==> xenon <==
## mul
module mul(
    input  wire        clk,
    input  wire        rst,
    input  wire [63:0] lm,
    input  wire [63:0] rm,
    input  wire [1:0]  Data_type,
    output reg  [19:0] mul_out
);
wire is_8;
wire is_exp4;
wire is_ternary;
assign is_8 = Data_type==2'b11 || Data_type==2'b00; 
assign lm_is_int8 = Data_type==2'b11;
assign is_exp4 = Data_type==2'b10;
assign is_ternary = Data_type==2'b01;
wire [8:0] lms_0;
wire [8:0] lms_1;
wire [8:0] lms_2;
wire [8:0] lms_3;
wire [8:0] lms_4;
wire [8:0] lms_5;
wire [8:0] lms_6;
wire [8:0] lms_7;
wire [7:0] rm8_0;
wire [7:0] rm8_1;
wire [7:0] rm8_2;
wire [7:0] rm8_3;
wire [7:0] rm8_4;
wire [7:0] rm8_5;
wire [7:0] rm8_6;
wire [7:0] rm8_7;
wire [16:0] mul_int8_0;
wire [16:0] mul_int8_1;
wire [16:0] mul_int8_2;
wire [16:0] mul_int8_3;
wire [16:0] mul_int8_4;
wire [16:0] mul_int8_5;
wire [16:0] mul_int8_6;
wire [16:0] mul_int8_7;
assign lms_0 = !is_8 ? 9'd0 : lm_is_int8 ? {lm[7 ],lm[7 :0 ]} : {1'b0,lm[7 :0 ]};
assign lms_1 = !is_8 ? 9'd0 : lm_is_int8 ? {lm[15],lm[15:8 ]} : {1'b0,lm[15:8 ]};
assign lms_2 = !is_8 ? 9'd0 : lm_is_int8 ? {lm[23],lm[23:16]} : {1'b0,lm[23:16]};
assign lms_3 = !is_8 ? 9'd0 : lm_is_int8 ? {lm[31],lm[31:24]} : {1'b0,lm[31:24]};
assign lms_4 = !is_8 ? 9'd0 : lm_is_int8 ? {lm[39],lm[39:32]} : {1'b0,lm[39:32]};
assign lms_5 = !is_8 ? 9'd0 : lm_is_int8 ? {lm[47],lm[47:40]} : {1'b0,lm[47:40]};
assign lms_6 = !is_8 ? 9'd0 : lm_is_int8 ? {lm[55],lm[55:48]} : {1'b0,lm[55:48]};
assign lms_7 = !is_8 ? 9'd0 : lm_is_int8 ? {lm[63],lm[63:56]} : {1'b0,lm[63:56]};
assign {rm8_7,rm8_6,rm8_5,rm8_4,rm8_3,rm8_2,rm8_1,rm8_0} = rm;
mul_int8     u_mul_int8_0(
     .rs1   (lms_0     )
    ,.rs2   (rm8_0     )
    ,.mul   (mul_int8_0)
);
mul_int8     u_mul_int8_1(
     .rs1   (lms_1     )
    ,.rs2   (rm8_1     )
    ,.mul   (mul_int8_1)
);
mul_int8     u_mul_int8_2(
     .rs1   (lms_2     )
    ,.rs2   (rm8_2     )
    ,.mul   (mul_int8_2)
);
mul_int8     u_mul_int8_3(
     .rs1   (lms_3     )
    ,.rs2   (rm8_3     )
    ,.mul   (mul_int8_3)
);
mul_int8     u_mul_int8_4(
     .rs1   (lms_4     )
    ,.rs2   (rm8_4     )
  ...
clock: 6.5 ns
lec_check: 0
cap_margin: 35
core_aspect_ratio: 0.5
core_margin: 10
core_utilization: 65
cts_cluster_diameter: 245
cts_cluster_size: 95
max_routing_layer: met4
place_density: 0.76
slew_margin: 20
tns_end_percent: 5
run.sh (not shown) runs the stock make flow with config.mk's settings and CLKGATE_MAP_FILE=.
==> quartz (differences from xenon) <==
- CAP_MARGIN: 35 -> 20
- CELL_PAD_IN_SITES_DETAIL_PLACEMENT: unset -> 2
- CELL_PAD_IN_SITES_GLOBAL_PLACEMENT: unset -> 1
- CORE_ASPECT_RATIO: 0.5 -> unset
- CORE_MARGIN: 10 -> 4
- CORE_UTILIZATION: 65 -> 26
- CTS_CLUSTER_DIAMETER: 245 -> unset
- CTS_CLUSTER_SIZE: 95 -> unset
- GPL_ROUTABILITY_DRIVEN: unset -> 0
- HOLD_SLACK_MARGIN: unset -> 0.16
- PLACE_DENSITY: 0.76 -> 0.66
- SETUP_SLACK_MARGIN: unset -> 1.17
==> summary of the runs <==
quartz completed, yet does not pass: negative setup slack. xenon completed without violations. Between xenon and quartz, the lower fmax is in quartz (gap 13%, measured against quartz). Of xenon and quartz, quartz has the higher cell area (gap about 11%, measured against quartz). In flip-flop count, quartz and xenon do not differ. Synthesized cell count is the same in xenon and quartz.
